==> run a: inputs <==
// Cfu
module Cfu (
  input               cmd_valid,
  output              cmd_ready,
  input      [9:0]    cmd_payload_function_id,
  input      [31:0]   cmd_payload_inputs_0,
  input      [31:0]   cmd_payload_inputs_1,
  output reg          rsp_valid,
  input               rsp_ready,
  output reg [31:0]   rsp_payload_outputs_0,
  input               reset,
  input               clk
);
wire  [2:0] opcode;
wire  is_setting_mode, is_resetting_acc, is_accumlating, is_loading_upper;
reg         mode;  
reg   [31:0] upper_bitblade_in_a;
reg   [31:0] upper_bitblade_in_b;
wire  [63:0] bitblade_in_a;
wire  [63:0] bitblade_in_b;
wire  [31:0] bitblade_out_c;
assign opcode = cmd_payload_function_id[2:0];
assign is_setting_mode =  (cmd_valid) && (opcode == 0);
assign is_resetting_acc = (cmd_valid) && (opcode == 1);
assign is_loading_upper = (cmd_valid) && (opcode == 2);
assign is_accumlating =   (cmd_valid) && (opcode == 3);
always @(posedge clk) begin
  if (reset)
    mode <= 0;  
  else if (is_setting_mode)
    mode <= cmd_payload_function_id[3];
end
assign cmd_ready = ~rsp_valid;
  ...
make LEC_CHECK=0 ABC_AREA=1 CAP_MARGIN=20 CORE_ASPECT_RATIO=0.5 CORE_MARGIN=2 CORE_UTILIZATION=40 CTS_CLUSTER_DIAMETER=182 CTS_CLUSTER_SIZE=99 GPL_ROUTABILITY_DRIVEN=0 MAX_ROUTING_LAYER=met4 PLACE_DENSITY_LB_ADDON=0.3 SETUP_SLACK_MARGIN=-1.25 SLEW_MARGIN=20 TNS_END_PERCENT=35 finish   # period 13.5 ns
run.sh (not shown) runs the stock make flow with config.mk's settings and CLKGATE_MAP_FILE=.
==> inputs of run b, as changes to run a <==
ABC_AREA = unset   (was 1)
CORE_ASPECT_RATIO = unset   (was 0.5)
CTS_CLUSTER_DIAMETER = unset   (was 182)
CTS_CLUSTER_SIZE = unset   (was 99)
GPL_ROUTABILITY_DRIVEN = unset   (was 0)
MAX_ROUTING_LAYER = unset   (was met4)
PLACE_DENSITY_LB_ADDON = unset   (was 0.3)
SETUP_SLACK_MARGIN = unset   (was -1.25)
TNS_END_PERCENT = unset   (was 35)
==> comparison table <==
item	run a	run b
Result of the run	no timing/DRC/antenna violations	no timing/DRC/antenna violations
Proportion of synthesized area in mux cells	0.007221	0.01490
Setup slack at placement	0.06562 ns	-0.9960 ns
Antenna diodes	1	0
Buffer-and-inverter tally for the worst setup path	6	7
Most frequently used cell type in the post-synthesis netlist	sky130_fd_sc_hd__nand2_1	sky130_fd_sc_hd__inv_1
Worst EP required	13.82 ns	13.75 ns
End point of the critical path	rsp_payload_outputs_0[20]	rsp_payload_outputs_0[24]
Synth top area share	0.2684	0.2784
Total met2 wirelength after detailed routing	20610 µm	23850 µm
Detailed Route Iter0 Violations	818	726
Netlist cell types	42	63

---

==> inputs of job 3615 <==
==> flow/design.v <==
module PE (
	in_a,
	in_b,
	out_c
);
input	[15:0] in_a;  
input	[15:0] in_b;  
output	[9:0] out_c;
wire    [7:0] psum_l0[3:0];  
wire    [8:0] psum_l1[1:0];
assign psum_l0[0] = in_a[ 3: 0] * in_b[ 3: 0];   
assign psum_l0[1] = in_a[ 7: 4] * in_b[ 7: 4];
assign psum_l0[2] = in_a[11: 8] * in_b[11: 8];
assign psum_l0[3] = in_a[15:12] * in_b[15:12];
assign psum_l1[0] = psum_l0[0] + psum_l0[1];     
assign psum_l1[1] = psum_l0[2] + psum_l0[3];
assign out_c = psum_l1[0] + psum_l1[1];          
endmodule
module Bitblade (
	mode,
	in_a,
	in_b,
    out_c
);
input	mode;
input   [63:0] in_a;
input   [63:0] in_b;
output  [17:0] out_c;
wire    [15:0] pe_in_a[3:0];
wire    [15:0] pe_in_b[3:0];
wire    [ 9:0] pe_out_c[3:0];
wire	[31:0] aw, ax, ay, az;
wire	[31:0] bw, bx, by, bz;
assign aw = {in_a[60+4-1:60], in_a[52+4-1:52], in_a[44+4-1:44], in_a[36+4-1:36]};
assign ax = {in_a[56+4-1:56], in_a[48+4-1:48], in_a[40+4-1:40], in_a[32+4-1:32]};
assign ay = {in_a[28+4-1:28], in_a[20+4-1:20], in_a[12+4-1:12], in_a[ 4+4-1: 4]};
assign az = {in_a[24+4-1:24], in_a[16+4-1:16], in_a[ 8+4-1: 8], in_a[ 0+4-1: 0]};
assign bw = {in_b[60+4-1:60], in_b[52+4-1:52], in_b[44+4-1:44], in_b[36+4-1:36]};
assign bx = {in_b[56+4-1:56], in_b[48+4-1:48], in_b[40+4-1:40], in_b[32+4-1:32]};
assign by = {in_b[28+4-1:28], in_b[20+4-1:20], in_b[12+4-1:12], in_b[ 4+4-1: 4]};
assign bz = {in_b[24+4-1:24], in_b[16+4-1:16], in_b[ 8+4-1: 8], in_b[ 0+4-1: 0]};
assign pe_in_a[0] = (mode) ? aw : ay;
assign pe_in_a[1] = (mode) ? ax : az;
assign pe_in_a[2] = ay;
assign pe_in_a[3] = az;
assign pe_in_b[0] = (mode) ? bw : by;
assign pe_in_b[1] = (mode) ? bx : by;
assign pe_in_b[2] = (mode) ? by : bz;
assign pe_in_b[3] = bz;
PE pe0( .in_a(pe_in_a[0]), .in_b(pe_in_b[0]), .out_c(pe_out_c[0]));
PE pe1( .in_a(pe_in_a[1]), .in_b(pe_in_b[1]), .out_c(pe_out_c[1]));
PE pe2( .in_a(pe_in_a[2]), .in_b(pe_in_b[2]), .out_c(pe_out_c[2]));
PE pe3( .in_a(pe_in_a[3]), .in_b(pe_in_b[3]), .out_c(pe_out_c[3]));
assign out_c = (pe_out_c[0] << (mode ? 0 : 8)) + (pe_out_c[1] << (mode ? 0 : 4)) + (pe_out_c[2] << (mode ? 0 : 4)) + (pe_out_c[3] << (mode ? 0 : 0));
endmodule
module Cfu (
  input               cmd_valid,
  output              cmd_ready,
  input      [9:0]    cmd_payload_function_id,
  input      [31:0]   cmd_payload_inputs_0,
  input      [31:0]   cmd_payload_inputs_1,
  output reg          rsp_valid,
  input               rsp_ready,
  output reg [31:0]   rsp_payload_outputs_0,
  input               reset,
  input               clk
);
wire  [2:0] opcode;
wire  is_setting_mode, is_resetting_acc, is_accumlating, is_loading_upper;
reg         mode;  
reg   [31:0] upper_bitblade_in_a;
reg   [31:0] upper_bitblade_in_b;
wire  [63:0] bitblade_in_a;
wire  [63:0] bitblade_in_b;
wire  [31:0] bitblade_out_c;
assign opcode = cmd_payload_function_id[2:0];
assign is_setting_mode =  (cmd_valid) && (opcode == 0);
assign is_resetting_acc = (cmd_valid) && (opcode == 1);
assign is_loading_upper = (cmd_valid) && (opcode == 2);
assign is_accumlating =   (cmd_valid) && (opcode == 3);
always @(posedge clk) begin
  if (reset)
    mode <= 0;  
  else if (is_setting_mode)
    mode <= cmd_payload_function_id[3];
end
assign cmd_ready = ~rsp_valid;
always @(posedge clk) begin
  if (reset)          rsp_valid <= 1'b0;
  else if (rsp_valid) rsp_valid <= ~rsp_ready;   
  else if (cmd_valid) rsp_valid <= 1'b1;         
end
always @(posedge clk) begin
  if (reset)
    rsp_payload_outputs_0 <= 32'b0;
  else if (is_resetting_acc)
    rsp_payload_outputs_0 <= 32'b0;
  else if (is_accumlating)
    rsp_payload_outputs_0 <= rsp_payload_outputs_0 + bitblade_out_c;
end
always @(posedge clk) begin
  if (reset)                  upper_bitblade_in_a <= 0;
  else if (is_loading_upper)  upper_bitblade_in_a <= cmd_payload_inputs_0;
end
always @(posedge clk) begin
  if (reset)                  upper_bitblade_in_b <= 0;
  else if (is_loading_upper)  upper_bitblade_in_b <= cmd_payload_inputs_1;
end
assign bitblade_in_a = {upper_bitblade_in_a, cmd_payload_inputs_0};
assign bitblade_in_b = {upper_bitblade_in_b, cmd_payload_inputs_1};
Bitblade bitblade(
  .mode(mode),
  .in_a(bitblade_in_a),
  .in_b(bitblade_in_b),
  .out_c(bitblade_out_c)
);
endmodule
==> flow/run.sh <==
#!/bin/bash
# the make line also repeats each setting of config.mk as NAME=value (left out here)
make -C /OpenROAD-flow-scripts/flow DESIGN_CONFIG=/design/flow/config.mk WORK_HOME=/design/flow/orfs CLKGATE_MAP_FILE= finish
==> flow/config.mk <==
export PLATFORM = sky130hd
export DESIGN_NAME = Cfu
export DESIGN_NICKNAME = Cfu
export VERILOG_FILES = /design/flow/design.v
export SDC_FILE = /design/flow/constraint.sdc
export NUM_CORES = 4
export LEC_CHECK = 0
export CAP_MARGIN = 20
export CORE_MARGIN = 2
export CORE_UTILIZATION = 65
export CTS_CLUSTER_SIZE = 45
export GPL_ROUTABILITY_DRIVEN = 1
export MAX_ROUTING_LAYER = met5
export MIN_ROUTING_LAYER = met1
export PLACE_DENSITY_LB_ADDON = 0.25
export SETUP_SLACK_MARGIN = -0.16
export SLEW_MARGIN = 40
==> flow/constraint.sdc <==
create_clock -name core_clock -period 12.1 [get_ports {clk}]
set_input_delay 2.4200 -clock core_clock [delete_from_list [all_inputs] [get_ports {clk}]]
set_output_delay 2.4200 -clock core_clock [all_outputs]
set_load 0.01 [all_outputs]
==> job 4720: changes against job 3615 <==
==> flow/config.mk (replaced) <==
export PLATFORM = sky130hd
export DESIGN_NAME = Cfu
export DESIGN_NICKNAME = Cfu
export VERILOG_FILES = /design/flow/design.v
export SDC_FILE = /design/flow/constraint.sdc
export NUM_CORES = 4
export LEC_CHECK = 0
export CAP_MARGIN = 20
export CORE_MARGIN = 2
export CORE_UTILIZATION = 40
export CTS_CLUSTER_DIAMETER = 396
export PLACE_DENSITY_LB_ADDON = 0.06
export SETUP_SLACK_MARGIN = -0.98
export SLEW_MARGIN = 20
==> flow/constraint.sdc (replaced) <==
create_clock -name core_clock -period 13.5 [get_ports {clk}]
set_input_delay 2.7000 -clock core_clock [delete_from_list [all_inputs] [get_ports {clk}]]
set_output_delay 2.7000 -clock core_clock [all_outputs]
set_load 0.01 [all_outputs]
==> job 9296: changes against job 3615 <==
--- a/flow/config.mk
+++ b/flow/config.mk
@@ -7,7 +7,7 @@
 export LEC_CHECK = 0
 export CAP_MARGIN = 20
 export CORE_MARGIN = 2
-export CORE_UTILIZATION = 65
+export CORE_UTILIZATION = 71
 export CTS_CLUSTER_SIZE = 45
 export GPL_ROUTABILITY_DRIVEN = 1
 export MAX_ROUTING_LAYER = met5
@@ -15,3 +15,4 @@
 export PLACE_DENSITY_LB_ADDON = 0.25
 export SETUP_SLACK_MARGIN = -0.16
 export SLEW_MARGIN = 40
+export TNS_END_PERCENT = 5
==> flow/constraint.sdc (replaced) <==
create_clock -name core_clock -period 12.7 [get_ports {clk}]
set_input_delay 2.5400 -clock core_clock [delete_from_list [all_inputs] [get_ports {clk}]]
set_output_delay 2.5400 -clock core_clock [all_outputs]
set_load 0.01 [all_outputs]
==> job 5650: changes against job 3615 <==
==> flow/config.mk (replaced) <==
export PLATFORM = sky130hd
export DESIGN_NAME = Cfu
export DESIGN_NICKNAME = Cfu
export VERILOG_FILES = /design/flow/design.v
export SDC_FILE = /design/flow/constraint.sdc
export NUM_CORES = 4
export LEC_CHECK = 0
export CAP_MARGIN = 20
export CORE_MARGIN = 2
export CORE_UTILIZATION = 66
export SLEW_MARGIN = 20
==> flow/constraint.sdc (replaced) <==
create_clock -name core_clock -period 11.2 [get_ports {clk}]
set_input_delay 2.2400 -clock core_clock [delete_from_list [all_inputs] [get_ports {clk}]]
set_output_delay 2.2400 -clock core_clock [all_outputs]
set_load 0.01 [all_outputs]
==> GITHUB_STEP_SUMMARY <==
## Implementation flow summary

| Metric | Value |
|---|---|
| Violated checks | `negative setup slack` |
| # setup viols final | `26` |
| Data buffer area share | `16.0%` |
| Status | `failed layout checks` |
| Worst setup margin | `-1.75 ns` |
| Clock latency on the worst-skew pair | `0.39 ns` |
Source of the figures above: job 5650

==> GITHUB_STEP_SUMMARY <==
## Implementation flow summary

| Metric | Value |
|---|---|
| Status | `failed layout checks` |
| Violated checks | `negative setup slack` |
| Worst setup margin | `-1.01 ns` |
| Total I/O pin count | `112` |
| Cell Area, Synth | `0.0160 mm2` |
| # setup viols final | `22` |
| Data buffer area share | `15.1%` |
Source of the figures above: job 3615

==> GITHUB_STEP_SUMMARY <==
## Implementation flow summary

| Metric | Value |
|---|---|
| Status | `failed layout checks` |
| Violated checks | `negative setup slack` |
| Worst setup margin | `-0.440 ns` |
| Clock latency on the worst-skew pair | `0.41 ns` |
| # setup viols final | `16` |
Source of the figures above: job 4720

==> GITHUB_STEP_SUMMARY <==
## Implementation flow summary

| Metric | Value |
|---|---|
| Status | `failed layout checks` |
| Violated checks | `negative setup slack` |
| Clock latency on the worst-skew pair | `0.39 ns` |
| Min Tclk post-route | `13.89 ns` |
| Worst setup margin | `-1.19 ns` |
| # setup viols final | `22` |
| Post-synth top area cell | `fa_1` |
| Data buffer area share | `14.6%` |
Source of the figures above: job 9296


---

==> inputs of job 1682 <==
// Cfu: RTL as listed in full above, without the edits since
clock: 13.5 ns
lec_check: 0
abc_area: 1
cap_margin: 30
cell_pad_in_sites_global_placement: 1
core_margin: 2
core_utilization: 66
gpl_routability_driven: 0
gpl_timing_driven: 1
hold_slack_margin: 0.03
max_routing_layer: met5
min_routing_layer: met2
place_density: 0.75
setup_slack_margin: -0.3
slew_margin: 20
tns_end_percent: 20
==> inputs of job 4479, as changes to job 1682 <==
Settings changed: ABC_AREA 1 to unset, CAP_MARGIN 30 to 20, CELL_PAD_IN_SITES_GLOBAL_PLACEMENT 1 to unset, CORE_UTILIZATION 66 to 51, GPL_ROUTABILITY_DRIVEN 0 to unset, GPL_TIMING_DRIVEN 1 to unset, HOLD_SLACK_MARGIN 0.03 to unset, MAX_ROUTING_LAYER met5 to unset, MIN_ROUTING_LAYER met2 to unset, PLACE_DENSITY 0.75 to unset, SETUP_SLACK_MARGIN -0.3 to unset, TNS_END_PERCENT 20 to unset.
==> summary of the runs <==
Between job 1682 and job 4479, the lower synthesized cell count is in job 4479 (gap 28%, measured against job 4479).
Job 4479 ran to the end with no violations. Job 1682 died in global placement (3_3_place_gp), error GPL-0301.
Between job 1682 and job 4479, the lower synthesized area is in job 4479 (gap 3.7%, measured against job 4479).
Die size: job 1682 is lower than job 4479 (about 20%).

---

==> trial 11 <==
// Cfu: RTL as listed in full above, without the edits since
export LEC_CHECK = 0
export ABC_AREA = 1
export CAP_MARGIN = 30
export CELL_PAD_IN_SITES_GLOBAL_PLACEMENT = 1
export CORE_MARGIN = 2
export CORE_UTILIZATION = 40
export GPL_TIMING_DRIVEN = 0
export MAX_ROUTING_LAYER = met4
export SLEW_MARGIN = 20
export TNS_END_PERCENT = 20
create_clock -name core_clock -period 13.5 [get_ports {clk}]
==> trial 72: changes against trial 11 <==
CAP_MARGIN = 20   (was 30)
CELL_PAD_IN_SITES_GLOBAL_PLACEMENT = not set   (was 1)
CORE_ASPECT_RATIO = 1.77   (was not set)
CORE_UTILIZATION = 50   (was 40)
CTS_CLUSTER_DIAMETER = 54   (was not set)
CTS_CLUSTER_SIZE = 15   (was not set)
GPL_TIMING_DRIVEN = not set   (was 0)
SETUP_SLACK_MARGIN = -1.25   (was not set)
TNS_END_PERCENT = 5   (was 20)
==> build 41: changes against trial 11 <==
ABC_AREA = not set   (was 1)
CAP_MARGIN = 20   (was 30)
GPL_TIMING_DRIVEN = not set   (was 0)
==> build 49: changes against trial 11 <==
ABC_AREA = not set   (was 1)
CAP_MARGIN = 20   (was 30)
CELL_PAD_IN_SITES_GLOBAL_PLACEMENT = not set   (was 1)
CORE_UTILIZATION = 72   (was 40)
GPL_TIMING_DRIVEN = not set   (was 0)
MAX_ROUTING_LAYER = not set   (was met4)
PLACE_DENSITY_LB_ADDON = 0.24   (was not set)
TNS_END_PERCENT = not set   (was 20)
==> results <==
item                                                                                        build 41                   build 49                                trial 72                                trial 11
Number of buffers inserted to repair setup after CTS                                              25                         39                                       0                                       3
Number of core rows                                                                               73                         54                                      88                                      74
Result of the run                                                            complete, no violations  aborted with a tool error                         failed layout checks            complete, no violations
Last stage reached                                                                                 -   global routing (5_1_grt)                                       -                                       -
Layout check failures                                                                              -                          -                            setup timing                                       -
First-pass DRT Iterations                                                                          6                          -                                       7                                       5
Total negative slack for setup checks                                                           0 ns                          -                             -0.00653 ns                                    0 ns
Count of nets after finishing                                                                  2,655                          -                                   3,092                                   2,939
Max-slew violation count                                                                           0                          -                                       0                                       0
Biggest fanout along the worst timing path                                                         5                          -                                       4                                       5
Category of the worst setup path capture point                                                  flop                          -                                    flop                                    flop
Most frequently used cell type in the post-synthesis netlist                                   inv_1                      inv_1                                 nand2_1                                 nand2_1
Origin of the worst min-delay path                            rsp_payload_outputs_0[17]$_SDFFE_PP0P_                          -    upper_bitblade_in_a[17]$_SDFFE_PP0P_    upper_bitblade_in_b[15]$_SDFFE_PP0P_
Max_slew headroom                                                                              0.339                          -                                   0.407                                   0.403
Area fraction in full adders, half adders and majority gates                                   0.439                      0.439                                   0.423                                   0.423
Final Worst Setup Slack                                                                     0.127 ns                          -                             -0.00653 ns                                0.452 ns
Critical path endpoint                                        rsp_payload_outputs_0[21]$_SDFFE_PP0P_                          -  rsp_payload_outputs_0[22]$_SDFFE_PP0P_  rsp_payload_outputs_0[29]$_SDFFE_PP0P_
Sequential cell area                                                                      1970 sq um                          -                              1970 sq um                              1960 sq um
Mux cell area share after synthesis                                                           0.0149                     0.0149                                 0.00722                                 0.00722
Sequential cell area fraction in the yosys report                                              0.122                      0.122                                   0.118                                   0.118
Placeable core region                                                                   39,600 sq um               21,800 sq um                            32,700 sq um                            40,900 sq um
Combined area of all synthesized cells                                                  16,000 sq um               16,000 sq um                            16,600 sq um                            16,600 sq um
Clock buffers                                                                                     13                          -                                      10                                      10
Mean cell area of the mapped netlist                                                      8.86 sq um                 8.86 sq um                              7.20 sq um                              7.20 sq um
